**design/flow/run.sh**
```bash
#!/bin/bash
# the make line also repeats each setting of config.mk as NAME=value (left out here)
make -C /OpenROAD-flow-scripts/flow DESIGN_CONFIG=/design/flow/config.mk WORK_HOME=/design/flow/orfs CLKGATE_MAP_FILE= finish
```
**design/flow/constraint.sdc**
```tcl
create_clock -name core_clock -period 6.31 [get_ports {clk}]
set_input_delay 1.2620 -clock core_clock [delete_from_list [all_inputs] [get_ports {clk}]]
set_output_delay 1.2620 -clock core_clock [all_outputs]
set_load 0.01 [all_outputs]
```
**design/flow/design.v**
```verilog
module controller (
    input logic clk,
    input logic reset,
    output logic load_sreg,
    output logic transmit_pixel,
    output logic [5:0] pixel,
    output logic [4:0] frame
);
    localparam TRANSMIT_FRAME       = 1'b0;
    localparam IDLE                 = 1'b1;
    localparam [2:0] READ_CH_VALS   = 3'b001;
    localparam [2:0] LOAD_SREG      = 3'b010;
    localparam [2:0] TRANSMIT_PIXEL = 3'b100;
    localparam [8:0] TRANSMIT_CYCLES    = 9'd360;        
    localparam [22:0] IDLE_CYCLES       = 23'd2400;
    logic state;
    logic next_state;
    logic [2:0] transmit_phase;
    logic [2:0] next_transmit_phase;
    logic [5:0] pixel_counter;
    logic [4:0] frame_counter;
    logic [8:0] transmit_counter;
    logic [22:0] idle_counter;
    logic transmit_pixel_done;
    logic idle_done;
    assign transmit_pixel_done = (transmit_counter == TRANSMIT_CYCLES - 1);
    assign idle_done = (idle_counter == IDLE_CYCLES - 1);
    always_ff @(posedge clk) begin
        if (reset) begin
            state <= TRANSMIT_FRAME;
            transmit_phase <= READ_CH_VALS;
        end
        else begin
            state <= next_state;
            transmit_phase <= next_transmit_phase;
        end
    end
    always_comb begin
        next_state = state;
        case (state)
            TRANSMIT_FRAME:
                if ((pixel_counter == 6'd63) && (transmit_pixel_done))
                    next_state = IDLE;
                else
                    next_state = TRANSMIT_FRAME;
            IDLE:
                if (idle_done)
                    next_state = TRANSMIT_FRAME;
                else
                    next_state = IDLE;
        endcase
    end
    always_comb begin
        next_transmit_phase = READ_CH_VALS;
        if (state == TRANSMIT_FRAME) begin
            case (transmit_phase)
                READ_CH_VALS:
                    next_transmit_phase = LOAD_SREG;
                LOAD_SREG:
                    next_transmit_phase = TRANSMIT_PIXEL;
                TRANSMIT_PIXEL:
                    next_transmit_phase = transmit_pixel_done ? READ_CH_VALS : TRANSMIT_PIXEL;
                default: ;
            endcase
        end
    end
    always_ff @(posedge clk) begin
        if (reset) begin
            pixel_counter <= 6'd0;
        end
        else if ((state == TRANSMIT_FRAME) && transmit_pixel_done) begin
            pixel_counter <= pixel_counter + 1;
        end
    end
    always_ff @(posedge clk) begin
        if (reset) begin
            frame_counter <= 5'd0;
        end
        else if (idle_done) begin
            frame_counter <= frame_counter + 1;
        end
    end
    always_ff @(posedge clk) begin
        if (reset) begin
            transmit_counter <= 9'd0;
        end
        else if (transmit_phase == TRANSMIT_PIXEL) begin
            transmit_counter <= transmit_counter + 1;
        end
        else begin
            transmit_counter <= 9'd0;
        end
    end
    always_ff @(posedge clk) begin
        if (reset) begin
            idle_counter <= 23'd0;
        end
        else if (state == IDLE) begin
            idle_counter <= idle_counter + 1;
        end
        else begin
            idle_counter <= 23'd0;
        end
    end
    assign pixel = pixel_counter;
    assign frame = frame_counter;
    assign load_sreg = (transmit_phase == LOAD_SREG);
    assign transmit_pixel = (transmit_phase == TRANSMIT_PIXEL);
endmodule
module ws2812b(
    input logic clk,
    input logic reset,
    input logic serial_in,
    input logic transmit,
    output logic ws2812b_out,
    output logic shift
);
    localparam IDLE = 1'b0;
    localparam TRANSMITTING = 1'b1;
    localparam T0_CYCLE_COUNT = 4'd5;
    localparam T1_CYCLE_COUNT = 4'd10;
    localparam MAX_CYCLE_COUNT = 4'd15;
    logic state;
    logic [3:0] cycle_count;
    logic bit_being_sent;
    always_ff @(posedge clk) begin
        if (reset) begin
            state <= IDLE;
            cycle_count <= 4'd0;
            bit_being_sent <= 1'b0;
        end
        else begin
            case (state)
                IDLE:
                    if (transmit == 1'b1) begin
                        state <= TRANSMITTING;
                        cycle_count <= 4'd0;
                        bit_being_sent <= serial_in;
                    end
                TRANSMITTING:
                    if (transmit == 1'b0) begin
                        state <= IDLE;
                    end
                    else if (cycle_count == MAX_CYCLE_COUNT - 1) begin
                        cycle_count <= 4'd0;
                        bit_being_sent <= serial_in;
                    end
                    else begin
                        cycle_count <= cycle_count + 1;
                    end
                default:
                    state <= IDLE;
            endcase
        end
    end
    always_comb begin
        if (state == TRANSMITTING)
            if (bit_being_sent == 1'b0)
                ws2812b_out = (cycle_count < T0_CYCLE_COUNT);
            else
                ws2812b_out = (cycle_count < T1_CYCLE_COUNT);
        else
            ws2812b_out = 1'b0;
    end
    assign shift = (state == TRANSMITTING) && (cycle_count == 4'd0);
endmodule
module rules (
    input logic clk,
    input logic reset,
    input logic step,            
    input logic [127:0] initial_pattern,
    output logic [127:0] grid    
);
    logic [127:0] next_grid;
    always_ff @(posedge clk) begin
        if (reset) begin
            grid <= initial_pattern;
        end
        else if (step) begin
            grid <= next_grid;
        end
    end
    function automatic int neighbors(input int row, input int col, input logic [127:0] g);
        int living;
        int r, c, nr, nc, idx;
        living = 0;
            for (nr = -1; nr <= 1; nr++) begin  
                for (nc = -1; nc <= 1; nc++) begin  
                    if (!(nr == 0 && nc == 0)) begin  
                        r = (row + nr + 8) % 8;  
                        c = (col + nc + 8) % 8;  
                        idx = r * 8 + c;  
                        if (g[2*idx +: 2] == 2'b11) living++;  
                    end
                end
            end
        neighbors =  living;  
    endfunction
generate;
    genvar ir, ic;
    for (ir=0; ir<8; ir++) begin  
        for (ic=0; ic<8; ic++) begin  
            localparam int index = ir * 8 + ic;  
            int living_neighbors;
            always_comb begin
                living_neighbors = neighbors(ir, ic, grid); 
                if (grid[2*index +: 2] == 2'b11) begin  
                    if (living_neighbors == 2 || living_neighbors==3) begin
                        next_grid[2*index +: 2] = 2'b11;
                    end
                    else begin
                        next_grid[2*index +: 2] = 2'b01;
                    end
                end
                else if (grid[2*index +: 2] == 2'b01) begin  
                    if (living_neighbors == 3) begin
                        next_grid[2*index +: 2] = 2'b11;
                    end
                    else begin
                        next_grid[2*index +: 2] = 2'b10;
                    end
                end
                else if (grid[2*index +: 2] == 2'b10) begin  
                    if (living_neighbors == 3) begin
                        next_grid[2*index +: 2] = 2'b11;
                    end
                    else begin
                        next_grid[2*index +: 2] = 2'b00;
                    end
                end
                else  begin  
                    if (living_neighbors == 3) begin
                        next_grid[2*index +: 2] = 2'b11;
                    end
                    else begin
                        next_grid[2*index +: 2] = 2'b00;
                    end
                end
            end
        end
    end
endgenerate
endmodule
module top(
    input logic         clk,
    input logic         SW,          
    input logic [63:0]  pattern,     
    output logic        _48b         
);
    logic [127:0] grid;
    logic [127:0] initial_pattern;
    logic step_game;
    logic reset;
    logic [23:0] shift_reg;
    logic shift;
    logic ws2812b_out;
    logic [5:0] pixel;
    logic load_sreg;
    logic transmit_pixel;
    logic [4:0] frame;
    logic [4:0] last_frame;
    localparam [23:0] OFF     = 24'h000000;
    localparam [23:0] RED     = 24'h00FF00;
    localparam [23:0] GREEN   = 24'hFF0000;
    localparam [23:0] BLUE    = 24'h0000FF;
    genvar gi;
    generate
        for (gi = 0; gi < 64; gi++) begin : g_init
            assign initial_pattern[2*gi +: 2] = pattern[gi] ? 2'b11 : 2'b00;
        end
    endgenerate
    assign reset = ~SW;
    rules u3 (
        .clk(clk),
        .reset(reset),
        .step(step_game),
        .initial_pattern(initial_pattern),
        .grid(grid)  
    );
    ws2812b u4 (
        .clk            (clk),
        .reset          (reset),
        .serial_in      (shift_reg[23]),
        .transmit       (transmit_pixel),
        .ws2812b_out    (ws2812b_out),
        .shift          (shift)
    );
    controller u5 (
        .clk            (clk),
        .reset          (reset),
        .load_sreg      (load_sreg),
        .transmit_pixel (transmit_pixel),
        .pixel          (pixel),
        .frame          (frame)
    );
    always_ff @(posedge clk) begin
        if (reset)
            last_frame <= 5'd0;
        else
            last_frame <= frame;
    end
    assign step_game = (frame != last_frame);  
    always_ff @(posedge clk) begin
        if (reset) begin
            shift_reg <= OFF;
        end
        else if (load_sreg) begin
            if (grid[2*pixel +: 2] == 2'b11) begin  
                shift_reg <= GREEN;
            end
            else if (grid[2*pixel +: 2] == 2'b01) begin  
                shift_reg <= BLUE;
            end
            else if (grid[2*pixel +: 2] == 2'b10) begin  
                shift_reg <= RED;
            end
            else begin  
                shift_reg <= OFF;
            end
        end
        else if (shift) begin
            shift_reg <= { shift_reg[22:0], 1'b0 };
        end
    end
    assign _48b = ws2812b_out;
endmodule
```
**design/flow/config.mk**
```make
export PLATFORM = sky130hd
export DESIGN_NAME = top
export DESIGN_NICKNAME = top
export VERILOG_FILES = /design/flow/design.v
export SDC_FILE = /design/flow/constraint.sdc
export NUM_CORES = 4
export LEC_CHECK = 0
export CAP_MARGIN = 20
export CORE_MARGIN = 2
export CORE_UTILIZATION = 72
export PLACE_DENSITY = 0.67
export SETUP_SLACK_MARGIN = 1.56
export SLEW_MARGIN = 20
```
==> results of run 1 <==
per-stage QoR:
| stage | instance area, sq um | utilization, % | hold WS, ns | worst slack, ns |
|---|---|---|---|---|
| floorplan | 44000 | - | 0.406 | 1.27 |
| global placement | 44500 | 77.2 | 0.415 | 0.739 |
| detailed placement | 44500 | 77.2 | 0.417 | 0.560 |
| CTS | 49600 | 86.0 | 0.433 | 1.50 |
metal layers:
metal	GRT overflow	GRT usage, %
met1	300	96.3
met2	6641	155
met3	357	92.3
met4	1305	122
met5	52	83.5
timing repair:
item / in CTS
pin swaps: 168
endpoints found under the hold margin: 0
cloned: 14
setup buffers: 316
resized: 400
setup endpoints to repair: 128
==> flow_metrics.tcl, run 1 <==
# collected from the flow reports
set metrics [dict create \
    synth.net_count 5754 \
    synth-seq-area-share_pct 13.1 \
    share_of_synthesized_area_spent_on_multiplexers_pct 5.39 \
    ys_dominant_reg_cell "sky130_fd_sc_hd__edfxtp_1" \
    cts_htree_levels 1 \
    ys_cells 5300 \
    cell_area_after_technology_mapping_sq_mm 0.0420 \
    root_buffer_cell "sky130_fd_sc_hd__clkbuf_16" \
    place.detailed.hpwl_um 101000 \
    sum_of_overflow_across_all_layers_after_global_routing 8655 \
    first-error "[ERROR GRT-0232] Routing congestion too high. Check the congestion heatmap in the GUI." \
    synthTopCellsByArea "sky130_fd_sc_hd__ha_1, sky130_fd_sc_hd__xnor2_1, sky130_fd_sc_hd__edfxtp_1, sky130_fd_sc_hd__xnor3_1, sky130_fd_sc_hd__nand2_1" \
    syn_inst 5300 \
    xor_share_pct 21.2 \
    synth_chip_area_sq_mm 0.0420 \
    netlist.top_cell.by_instances "sky130_fd_sc_hd__nand2_1" \
    top_ports 67 \
    run_status "stopped before the end" \
    count_of_flip_flops_with_a_built_in_enable_after_synthesis 128 \
    post_synth_and_or_nand_nor_area_fraction_pct 23.5 \
    cts.sinks 210 \
    place.port_buffers 66 \
    synth_compound_gate_area_share_pct 18.9 \
    hold_buffers 0 \
    row_count 88 \
    leading_cell_types_by_count_after_synthesis "sky130_fd_sc_hd__nand2_1, sky130_fd_sc_hd__xnor2_1, sky130_fd_sc_hd__ha_1" \
    die_height_um 245 \
    ys_seq_elements 210 \
    synth_largest_type_area_fraction_pct 11.6 \
    chip_area_sq_mm 0.0602 \
    global_route.usage.total_pct 115 \
    cts.path.max_buffers 3 \
    ys_top_logic_family "simple AND/OR/NAND/NOR gates" \
    initial_core_util_pct 72.7 \
    synth.yosys.warnings 4 \
    post-place-cells 5948 \
    fa_ha_area_share_pct 11.6 \
    synth.distinct_cells 100 \
    yosysTopAreaCell "sky130_fd_sc_hd__ha_1" \
    routabilityCongestion 1.00 \
    tritoncts.num_buffers 28 \
    stop_stage "global routing" \
    per_instance_average_area_after_synthesis_sq_um 7.92 \
    ys_async_sr_fraction_pct 0 \
    dieWidth_um 245 \
    floorplan.core_area_sq_mm 0.0577 \
]
==> run 2: changes to the inputs <==
Clock period 6.31 ns to 6.28 ns, I/O delays scaled along.
==> flow_metrics.tcl, run 2 <==
# collected from the flow reports
set metrics [dict create \
    hold_buffers 0 \
    synth.distinct_cells 100 \
    cell_area_after_technology_mapping_sq_mm 0.0420 \
    netlist.top_cell.by_instances "sky130_fd_sc_hd__nand2_1" \
    place.detailed.hpwl_um 100000 \
    fa_ha_area_share_pct 11.6 \
    ys_cells 5300 \
    xor_share_pct 21.2 \
    share_of_synthesized_area_spent_on_multiplexers_pct 5.39 \
    synth_largest_type_area_fraction_pct 11.6 \
    dpl-instance-area_sq_mm 0.0445 \
    leading_cell_types_by_count_after_synthesis "sky130_fd_sc_hd__nand2_1, sky130_fd_sc_hd__xnor2_1, sky130_fd_sc_hd__ha_1" \
    ys_async_sr_fraction_pct 0 \
    ys_top_logic_family "simple AND/OR/NAND/NOR gates" \
    sum_of_overflow_across_all_layers_after_global_routing 11474 \
    row_count 88 \
    synth.yosys.warnings 4 \
    per_instance_average_area_after_synthesis_sq_um 7.92 \
    top_ports 67 \
    syn_inst 5300 \
    dieWidth_um 245 \
    die_height_um 245 \
    global_route.usage.total_pct 123 \
    place.port_buffers 66 \
    root_buffer_cell "sky130_fd_sc_hd__clkbuf_16" \
    initial_core_util_pct 72.7 \
    run_status "stopped before the end" \
    cts.sinks 210 \
    ys_seq_elements 210 \
    cts_htree_levels 1 \
    synth_chip_area_sq_mm 0.0420 \
    tritoncts.num_buffers 29 \
    synthTopCellsByArea "sky130_fd_sc_hd__ha_1, sky130_fd_sc_hd__xnor2_1, sky130_fd_sc_hd__edfxtp_1, sky130_fd_sc_hd__xnor3_1, sky130_fd_sc_hd__nand2_1" \
    synth.net_count 5754 \
    floorplan.core_area_sq_mm 0.0577 \
    cts.path.max_buffers 3 \
    count_of_flip_flops_with_a_built_in_enable_after_synthesis 128 \
    synth_compound_gate_area_share_pct 18.9 \
    ys_dominant_reg_cell "sky130_fd_sc_hd__edfxtp_1" \
    first-error "[ERROR GRT-0232] Routing congestion too high. Check the congestion heatmap in the GUI." \
    synth-seq-area-share_pct 13.1 \
    routabilityCongestion 1.00 \
    post_synth_and_or_nand_nor_area_fraction_pct 23.5 \
    yosysTopAreaCell "sky130_fd_sc_hd__ha_1" \
    stop_stage "global routing" \
    chip_area_sq_mm 0.0602 \
]
run 2: repair_timing:
action                     4_1_cts
gates cloned                    18
pin swaps                      171
resized                        509
setup endpoints to repair      128
hold endpoints to repair         0
setup buffers                  303
run 2: per-layer routing:
layer	GRT overflow	GRT usage, %
met4	1472	125
met1	664	100
met2	8779	173
met3	465	95.4
met5	94	86.8
run 2: metrics by stage:
| stage | setup slack, ns | hold slack [ns] | cells |
|---|---|---|---|
| after detailed placement | 0.721 | 0.426 | 5942 |
| after global placement | 0.940 | 0.413 | 5942 |
| after CTS | 1.44 | 0.443 | 6316 |
| after floorplan | 1.25 | 0.406 | 5300 |
==> run 3: changes to the inputs <==
Settings changed: ABC_AREA set to 1, CORE_ASPECT_RATIO set to 1.12, CORE_MARGIN 2 to 7, CORE_UTILIZATION 72 to 51, CTS_CLUSTER_SIZE set to 34, GPL_TIMING_DRIVEN set to 0, PLACE_DENSITY 0.67 to unset, PLACE_DENSITY_LB_ADDON set to 0.27, SETUP_SLACK_MARGIN 1.56 to 1.57, TNS_END_PERCENT set to 30.
Clock period 6.28 ns to 6.8 ns, I/O delays scaled along.
==> flow_metrics.tcl, run 3 <==
# metrics dict for downstream scripts
set metrics [dict create \
    cp_data_required_time_ns 7.30 \
    hold-path-endpoint "u5.transmit_phase[2]" \
    grt_use_met2_pct 54.0 \
    detail_route.wirelength_um 154000 \
    critPathSlowestCell "sky130_fd_sc_hd__edfxtp_1" \
    via_count 50179 \
    groute.layer.met1.usage_pct 38.6 \
    finalSetupViolations 0 \
    xor_share_pct 3.13 \
    transition_time_at_the_pin_with_the_least_slew_margin_ns 1.23 \
    ys_top_logic_family "simple AND/OR/NAND/NOR gates" \
    run_status "finished clean" \
    length_in_cells_of_the_worst_reg_to_reg_path 29 \
    grt-busiest-layer "met2" \
    min_path_cells 2 \
    critical-path-top-cell-by-count "sky130_fd_sc_hd__nand2_1" \
    reg2reg_slack_ns 1.69 \
    cell_area_after_technology_mapping_sq_mm 0.0418 \
    synth.net_count 8111 \
    tritoncts.num_buffers 30 \
    tritoncts "built" \
    setup_tns_ns 0 \
    synth_chip_area_sq_mm 0.0418 \
    synth.distinct_cells 59 \
    finish.cell_count_without_fillers 9061 \
    max_clock_freq_mhz 196 \
    cp_top_family "simple AND/OR/NAND/NOR gates" \
    tool_warnings 28 \
    startpoint_type_of_the_worst_setup_path "flop" \
    worst-setup-path-type "flop to flop" \
    cts.path.max_buffers 3 \
    post-place-cells 8789 \
    via_per_inst 5.54 \
    timing.critical_path.to_type "flop" \
    ys_async_sr_fraction_pct 0 \
    worst_slew_margin_relative_to_its_limit_pct 17.7 \
    netlist.top_cell.by_instances "sky130_fd_sc_hd__nand2_1" \
    reg2reg_to "u3.grid[13]" \
    leading_cell_types_by_count_after_synthesis "sky130_fd_sc_hd__nand2_1, sky130_fd_sc_hd__inv_1, sky130_fd_sc_hd__nand3_1" \
    grtUsageMet3_pct 4.52 \
    clk_pin_slew_worst_paths_ns 0.07 \
    fa_ha_area_share_pct 11.6 \
    chip_area_sq_mm 0.0902 \
    count_of_flip_flops_with_a_built_in_enable_after_synthesis 128 \
    synth-seq-area-share_pct 13.1 \
    initial_core_util_pct 51.7 \
    global_route.usage.total_pct 31.7 \
    ys_cells 7657 \
    dieWidth_um 284 \
    worst_hold_startpoint "u5.transmit_phase[0]" \
    timing.max_cap.violations 0 \
    synth.yosys.warnings 4 \
    root_buffer_cell "sky130_fd_sc_hd__clkbuf_16" \
    antenna-diode-count 0 \
    worstSetupEndpoint "u3.grid[13]" \
    detailedRoute.firstPassIterationCount 8 \
    grt_pass1_vias 44260 \
    place.detailed.hpwl_um 119000 \
    place.port_buffers 65 \
    share_of_synthesized_area_spent_on_multiplexers_pct 0 \
    register_area_sq_mm 0.00549 \
    synth_largest_type_area_fraction_pct 27.1 \
    timing.critical_path.depth 29 \
    finalHoldWorstSlack_ns 0.413 \
    syn_inst 7657 \
    layout_min_cycle_time_ns 5.11 \
    hold_path.class "flop to flop" \
    row_count 110 \
    routabilityCongestion 1.00 \
    crit_arrival_ns 5.61 \
    clock_latency_of_the_later_clocked_register_in_the_worst_skew_pair_ns 0.63 \
    cts_htree_levels 1 \
    post_drt_wl_per_cell_um 17.0 \
    sum_of_overflow_across_all_layers_after_global_routing 0 \
    drt-initial-drc-count 4976 \
    critical_path.max_fanout 10 \
    die_height_um 317 \
    cts.sinks 210 \
    path_buffers 6 \
    ys_dominant_reg_cell "sky130_fd_sc_hd__edfxtp_1" \
    synthTopCellsByArea "sky130_fd_sc_hd__nand2_1, sky130_fd_sc_hd__ha_1, sky130_fd_sc_hd__inv_1, sky130_fd_sc_hd__edfxtp_1, sky130_fd_sc_hd__nand3_1" \
    combGateArea_sq_mm 0.0315 \
    yosysTopAreaCell "sky130_fd_sc_hd__nand2_1" \
    slowest_delay_ns 0.47 \
    post-route-drc-count 0 \
    finalCritPeriodShare_pct 75.2 \
    timing.final.hold_violations 0 \
    post-route-util_pct 59.6 \
    grt_start_max_net_pins 41 \
    antenna_found_initial 2 \
    final_net_count 8428 \
    postRouteAntennaNets 0 \
    per_instance_average_area_after_synthesis_sq_um 5.46 \
    fin_max_slew_vios 0 \
    fin_worst_skew_ns 0.0213 \
    top_ports 67 \
    unrepaired_setup_endpoints_after_global_routing "true" \
    grt_pass1_wl_um 232000 \
    fillers 7997 \
    area_growth_synth_to_finish_pct 15.3 \
    rr_startpoint "u3.grid[125]" \
    ys_seq_elements 210 \
    synth_compound_gate_area_share_pct 8.81 \
    post_synth_and_or_nand_nor_area_fraction_pct 50.1 \
    floorplan.core_area_sq_mm 0.0808 \
    critical_path.startpoint "u3.grid[125]" \
]
-- run 3: final cells by class --
type | count | area share, %
Tap cell | 1064 | 2.76
Sequential cell | 210 | 11.4
Buffer | 250 | 4.83
Clock inverter | 15 | 0.293
Timing Repair Buffer | 285 | 4.89
Multi-Input combinational cell | 6079 | 65.3
Inverter | 1118 | 8.73
Clock buffer | 40 | 1.83
-- run 3: metal layers --
metal  wire length [um]  vias up
li1                   -    24906
met1              60400    22480
met2              69300     2242
met3              14500      545
met4               9940        6
met5                 39        -
-- run 3: per-stage QoR --
| stage | cell area, sq um | setup slack, ns |
|---|---|---|
| 6_report | 48200 | 1.69 |
| 5_1_grt | 48200 | 1.44 |
| 4_1_cts | 45300 | 1.32 |
| 3_5_place_dp | 43900 | 0.554 |
| 3_3_place_gp | 43800 | -1.00 |
| 2_1_floorplan | 41800 | 1.73 |
-- run 3: repair_timing --
action,in CTS,in global routing
setup endpoints to repair,101,119
endpoints found under the hold margin,0,0
buffers inserted,18,199
pin swaps,3,98
resized,106,431
hold buffers,0,0
==> run 4: changes to the inputs <==
Settings changed: ABC_AREA 1 to unset, CORE_ASPECT_RATIO 1.12 to unset, CORE_MARGIN 7 to 2, CORE_UTILIZATION 51 to 70, CTS_CLUSTER_SIZE 34 to unset, GPL_TIMING_DRIVEN 0 to unset, PLACE_DENSITY_LB_ADDON 0.27 to unset, SETUP_SLACK_MARGIN 1.57 to unset, TNS_END_PERCENT 30 to unset.
Clock period 6.8 ns to 4.51 ns, I/O delays scaled along.
==> flow_metrics.tcl, run 4 <==
# collected from the flow reports
set metrics [dict create \
    top_ports 67 \
    row_count 89 \
    synth_chip_area_sq_mm 0.0420 \
    post_synth_and_or_nand_nor_area_fraction_pct 23.5 \
    syn_inst 5300 \
    cell_area_after_technology_mapping_sq_mm 0.0420 \
    yosysTopAreaCell "sky130_fd_sc_hd__ha_1" \
    place.detailed.hpwl_um 112000 \
    ys_async_sr_fraction_pct 0 \
    synth_compound_gate_area_share_pct 18.9 \
    cts.sinks 210 \
    synth_largest_type_area_fraction_pct 11.6 \
    synth.net_count 5754 \
    dpl-instance-area_sq_mm 0.0507 \
    root_buffer_cell "sky130_fd_sc_hd__clkbuf_16" \
    die_height_um 249 \
    floorplan.core_area_sq_mm 0.0591 \
    synth.yosys.warnings 4 \
    first-error "[ERROR DPL-0038] Utilization greater than 100%, impossible to legalize" \
    leading_cell_types_by_count_after_synthesis "sky130_fd_sc_hd__nand2_1, sky130_fd_sc_hd__xnor2_1, sky130_fd_sc_hd__ha_1" \
    synthTopCellsByArea "sky130_fd_sc_hd__ha_1, sky130_fd_sc_hd__xnor2_1, sky130_fd_sc_hd__edfxtp_1, sky130_fd_sc_hd__xnor3_1, sky130_fd_sc_hd__nand2_1" \
    ys_cells 5300 \
    per_instance_average_area_after_synthesis_sq_um 7.92 \
    cts_htree_levels 1 \
    fa_ha_area_share_pct 11.6 \
    ys_seq_elements 210 \
    preCtsSetupSlack_ns -0.296 \
    run_status "stopped before the end" \
    cts.path.max_buffers 3 \
    count_of_flip_flops_with_a_built_in_enable_after_synthesis 128 \
    place.port_buffers 66 \
    dieWidth_um 249 \
    stop_stage "global routing" \
    routabilityCongestion 1.01 \
    xor_share_pct 21.2 \
    synth-seq-area-share_pct 13.1 \
    netlist.top_cell.by_instances "sky130_fd_sc_hd__nand2_1" \
    share_of_synthesized_area_spent_on_multiplexers_pct 5.39 \
    tritoncts.num_buffers 29 \
    ys_dominant_reg_cell "sky130_fd_sc_hd__edfxtp_1" \
    chip_area_sq_mm 0.0619 \
    hold_buffers 0 \
    synth.distinct_cells 100 \
    initial_core_util_pct 71.0 \
    ys_top_logic_family "simple AND/OR/NAND/NOR gates" \
    post-place-cells 6531 \
]
-- run 4: repair_timing --
| action | in CTS |
|---|---|
| pin swaps | 293 |
| setup endpoints to repair | 108 |
| setup buffers | 210 |
| gates resized | 339 |
-- run 4: metrics by stage --
step                      hold WS, ns  TNS [ns]
after floorplan                 0.406    -14.90
after global placement          0.411    -0.760
after detailed placement        0.423    -11.03
after CTS                       0.434     -3.31
==> run 5: changes to the inputs <==
Settings changed: CAP_MARGIN 20 to 5, CORE_UTILIZATION 70 to 72, CTS_CLUSTER_DIAMETER set to 352, CTS_CLUSTER_SIZE set to 35.
Clock period 4.51 ns to 4.6 ns, I/O delays scaled along.
==> flow_metrics.tcl, run 5 <==
# collected from the flow reports
set metrics [dict create \
    run_status "stopped before the end" \
    stop_stage "global routing" \
    first-error "[ERROR GRT-0232] Routing congestion too high. Check the congestion heatmap in the GUI." \
    synth.distinct_cells 100 \
    ys_dominant_reg_cell "sky130_fd_sc_hd__edfxtp_1" \
    ys_top_logic_family "simple AND/OR/NAND/NOR gates" \
    cts.sinks 210 \
    syn_inst 5300 \
    place.port_buffers 66 \
    global_route.usage.total_pct 119 \
    post_synth_and_or_nand_nor_area_fraction_pct 23.5 \
    synth-seq-area-share_pct 13.1 \
    row_count 88 \
    cell_area_after_technology_mapping_sq_mm 0.0420 \
    ys_cells 5300 \
    sum_of_overflow_across_all_layers_after_global_routing 10053 \
    synth_largest_type_area_fraction_pct 11.6 \
    count_of_flip_flops_with_a_built_in_enable_after_synthesis 128 \
    synth.yosys.warnings 4 \
    chip_area_sq_mm 0.0602 \
    routabilityCongestion 1.00 \
    die_height_um 245 \
    top_ports 67 \
    leading_cell_types_by_count_after_synthesis "sky130_fd_sc_hd__nand2_1, sky130_fd_sc_hd__xnor2_1, sky130_fd_sc_hd__ha_1" \
    yosysTopAreaCell "sky130_fd_sc_hd__ha_1" \
    place.detailed.hpwl_um 109000 \
    per_instance_average_area_after_synthesis_sq_um 7.92 \
    post-place-cells 6380 \
    synthTopCellsByArea "sky130_fd_sc_hd__ha_1, sky130_fd_sc_hd__xnor2_1, sky130_fd_sc_hd__edfxtp_1, sky130_fd_sc_hd__xnor3_1, sky130_fd_sc_hd__nand2_1" \
    preCtsSetupSlack_ns -0.302 \
    fa_ha_area_share_pct 11.6 \
    synth_compound_gate_area_share_pct 18.9 \
    ys_async_sr_fraction_pct 0 \
    initial_core_util_pct 72.7 \
    xor_share_pct 21.2 \
    dieWidth_um 245 \
    netlist.top_cell.by_instances "sky130_fd_sc_hd__nand2_1" \
    hold_buffers 0 \
    share_of_synthesized_area_spent_on_multiplexers_pct 5.39 \
    synth.net_count 5754 \
    floorplan.core_area_sq_mm 0.0577 \
    cts_htree_levels 1 \
    cts.path.max_buffers 3 \
    synth_chip_area_sq_mm 0.0420 \
    ys_seq_elements 210 \
    tritoncts.num_buffers 9 \
    root_buffer_cell "sky130_fd_sc_hd__clkbuf_16" \
]
==> run 5: per-stage QoR <==
| stage | hold slack, ns | cell area [sq um] |
|---|---|---|
| 2_1_floorplan | 0.406 | 45900 |
| 3_3_place_gp | 0.410 | 48900 |
| 3_5_place_dp | 0.421 | 48900 |
| 4_1_cts | 0.454 | 51100 |
==> run 5: layer usage <==
metal	GRT overflow	track usage, %
met5	57	81.7
met1	297	97.1
met3	381	92.9
met4	1597	127
met2	7721	164
==> run 5: timing repair <==
action | 4_1_cts
gates resized | 231
pin swaps | 175
buffers inserted | 131
setup endpoints to repair | 103
==> run 6: changes to the inputs <==
Settings changed: CTS_CLUSTER_DIAMETER 352 to unset, CTS_CLUSTER_SIZE 35 to unset, MAX_ROUTING_LAYER set to met4, PLACE_DENSITY set to 0.67.
Clock period 4.6 ns to 5.06 ns, I/O delays scaled along.
==> flow_metrics.tcl, run 6 <==
# metrics dict for downstream scripts
set metrics [dict create \
    slowest_delay_ns 0.41 \
    cp_data_required_time_ns 5.51 \
    path_buffers 2 \
    ys_cells 5300 \
    reg2reg_slack_ns 0.11 \
    rr_startpoint "u3.grid[98]" \
    fillers 3728 \
    tritoncts.num_buffers 29 \
    max_clock_freq_mhz 202 \
    finalSetupViolations 0 \
    dpl-instance-area_sq_mm 0.0450 \
    layout_min_cycle_time_ns 4.95 \
    grt_pass1_vias 40902 \
    detail_route.wirelength_um 144000 \
    transition_time_at_the_pin_with_the_least_slew_margin_ns 1.22 \
    cp_top_family "AND-OR/OR-AND gates" \
    place.port_buffers 66 \
    synth.distinct_cells 100 \
    fa_ha_area_share_pct 11.6 \
    cts.sinks 210 \
    synth.yosys.warnings 4 \
    final_net_count 5916 \
    cts.path.max_buffers 3 \
    fin_worst_skew_ns 0.0135 \
    netlist.top_cell.by_instances "sky130_fd_sc_hd__nand2_1" \
    detailedRoute.firstPassIterationCount 8 \
    dieWidth_um 245 \
    via_count 43984 \
    ys_seq_elements 210 \
    min_path_cells 1 \
    area_growth_synth_to_finish_pct 14.8 \
    clock_latency_of_the_later_clocked_register_in_the_worst_skew_pair_ns 0.62 \
    syn_inst 5300 \
    cts_htree_levels 1 \
    crit_arrival_ns 5.40 \
    unrepaired_setup_endpoints_after_global_routing "true" \
    synth_chip_area_sq_mm 0.0420 \
    initial_core_util_pct 72.7 \
    grt_pass1_wl_um 216000 \
    reg2reg_to "u3.grid[117]" \
    timing.max_cap.violations 0 \
    tool_warnings 31 \
    hold-path-endpoint "u5.transmit_phase[2]" \
    synth.net_count 5754 \
    length_in_cells_of_the_worst_reg_to_reg_path 26 \
    final_critical_path_setup_slack_ns 0.107 \
    postRouteAntennaNets 0 \
    finalCritPeriodShare_pct 97.9 \
    tritoncts "built" \
    critical_path.max_fanout 4 \
    hold_path.class "flop to flop" \
    synth_compound_gate_area_share_pct 18.9 \
    worstSetupEndpoint "u3.grid[117]" \
    timing.critical_path.to_type "flop" \
    xor_share_pct 21.2 \
    critPathSlowestCell "sky130_fd_sc_hd__xor3_1" \
    timing.critical_path.depth 26 \
    worst_slew_margin_relative_to_its_limit_pct 18.4 \
    fin_max_slew_vios 0 \
    drt-initial-drc-count 5033 \
    share_of_synthesized_area_spent_on_multiplexers_pct 5.39 \
    post-route-drc-count 0 \
    root_buffer_cell "sky130_fd_sc_hd__clkbuf_16" \
    ys_top_logic_family "simple AND/OR/NAND/NOR gates" \
    floorplan.core_area_sq_mm 0.0577 \
    antenna_found_initial 0 \
    top_ports 67 \
    preCtsSetupSlack_ns -0.0801 \
    critical_path.startpoint "u3.grid[98]" \
    post_drt_wl_per_cell_um 23.0 \
    startpoint_type_of_the_worst_setup_path "flop" \
    count_of_flip_flops_with_a_built_in_enable_after_synthesis 128 \
    post_synth_and_or_nand_nor_area_fraction_pct 23.5 \
    run_status "finished clean" \
    stdcell_area_sq_mm 0.0482 \
    finalHoldWorstSlack_ns 0.420 \
    cell_area_after_technology_mapping_sq_mm 0.0420 \
    die_height_um 245 \
    ys_async_sr_fraction_pct 0 \
    per_instance_average_area_after_synthesis_sq_um 7.92 \
    worst-setup-path-type "flop to flop" \
    synth-seq-area-share_pct 13.1 \
    via_per_inst 7.04 \
    sum_of_overflow_across_all_layers_after_global_routing 0 \
    antenna-diode-count 0 \
    post-place-cells 6120 \
    synthTopCellsByArea "sky130_fd_sc_hd__ha_1, sky130_fd_sc_hd__xnor2_1, sky130_fd_sc_hd__edfxtp_1, sky130_fd_sc_hd__xnor3_1, sky130_fd_sc_hd__nand2_1" \
    synth_largest_type_area_fraction_pct 11.6 \
    worst_hold_startpoint "u5.transmit_phase[0]" \
    clk_pin_slew_worst_paths_ns 0.07 \
    row_count 88 \
    finish.cell_count_without_fillers 6250 \
    yosysTopAreaCell "sky130_fd_sc_hd__ha_1" \
    chip_area_sq_mm 0.0602 \
    global_route.usage.total_pct 46.0 \
    place.detailed.hpwl_um 102000 \
    ys_dominant_reg_cell "sky130_fd_sc_hd__edfxtp_1" \
    routabilityCongestion 0.982 \
    grt_start_max_net_pins 86 \
    leading_cell_types_by_count_after_synthesis "sky130_fd_sc_hd__nand2_1, sky130_fd_sc_hd__xnor2_1, sky130_fd_sc_hd__ha_1" \
    timing.final.hold_violations 0 \
]
-- run 6: repair_timing --
item	4_1_cts	5_1_grt
hold buffers	0	0
pin swaps	1	122
gates resized	6	406
setup endpoints to repair	6	121
setup buffers	0	76
-- run 6: layer usage --
metal | share of wire (%) | wire, um | global-route usage (%) | vias to the layer above
li1 | - | - | - | 19784
met1 | 37 | 53300 | 56.5 | 20504
met2 | 43 | 62500 | 71.3 | 2941
met3 | 12 | 17400 | 7.14 | 755
met4 | 7.4 | 10600 | 27.8 | 0
met5 | 0 | 0 | - | -
-- run 6: stage by stage --
step                setup TNS, ns  util [%]
finish                          0      83.5
global route                -2.38      83.5
CTS                       -0.0339      79.7
detailed placement        -0.0877      78.0
global placement                0      78.0
floorplan                 -0.0199         -
-- run 6: area by class of cell --
cell class	count	area [sq um]	area share (%)
Clock buffer	38	801	1.66
Sequential cell	210	5490	11.4
Multi-Input combinational cell	4419	35600	73.9
Tap cell	765	957	1.99
Inverter	320	1270	2.63
Timing Repair Buffer	482	3890	8.08
Clock inverter	16	154	0.319
==> run 7: changes to the inputs <==
Settings changed: ABC_AREA set to 1, CAP_MARGIN 5 to 0, CELL_PAD_IN_SITES_GLOBAL_PLACEMENT set to 1, CORE_UTILIZATION 72 to 63, CTS_CLUSTER_DIAMETER set to 311, CTS_CLUSTER_SIZE set to 58, HOLD_SLACK_MARGIN set to -0.09, MAX_ROUTING_LAYER met4 to unset, PLACE_DENSITY 0.67 to 0.38, SETUP_SLACK_MARGIN set to 2.81, SLEW_MARGIN 20 to 10.
Clock period 5.06 ns to 10.0 ns, I/O delays scaled along.
==> flow_metrics.tcl, run 7 <==
# collected from the flow reports
set metrics [dict create \
    run_status "stopped before the end" \
    stop_stage "global placement without I/O" \
    first-error "[ERROR GPL-0301] Utilization 105.819 % exceeds 100%." \
    ys_seq_elements 210 \
    ys_cells 7657 \
    floorplan.core_area_sq_mm 0.0657 \
    chip_area_sq_mm 0.0684 \
    ys_async_sr_fraction_pct 0 \
    synth-seq-area-share_pct 13.1 \
    per_instance_average_area_after_synthesis_sq_um 5.46 \
    die_height_um 262 \
    yosysTopAreaCell "sky130_fd_sc_hd__nand2_1" \
    synth.yosys.warnings 4 \
    leading_cell_types_by_count_after_synthesis "sky130_fd_sc_hd__nand2_1, sky130_fd_sc_hd__inv_1, sky130_fd_sc_hd__nand3_1" \
    synth_largest_type_area_fraction_pct 27.1 \
    share_of_synthesized_area_spent_on_multiplexers_pct 0 \
    syn_inst 7657 \
    count_of_flip_flops_with_a_built_in_enable_after_synthesis 128 \
    row_count 94 \
    synth.net_count 8111 \
    synth_chip_area_sq_mm 0.0418 \
    cell_area_after_technology_mapping_sq_mm 0.0418 \
    synthTopCellsByArea "sky130_fd_sc_hd__nand2_1, sky130_fd_sc_hd__ha_1, sky130_fd_sc_hd__inv_1, sky130_fd_sc_hd__edfxtp_1, sky130_fd_sc_hd__nand3_1" \
    ys_top_logic_family "simple AND/OR/NAND/NOR gates" \
    synth_compound_gate_area_share_pct 8.81 \
    initial_core_util_pct 63.6 \
    fa_ha_area_share_pct 11.6 \
    dieWidth_um 262 \
    synth.distinct_cells 59 \
    netlist.top_cell.by_instances "sky130_fd_sc_hd__nand2_1" \
    ys_dominant_reg_cell "sky130_fd_sc_hd__edfxtp_1" \
    xor_share_pct 3.13 \
    post_synth_and_or_nand_nor_area_fraction_pct 50.1 \
]
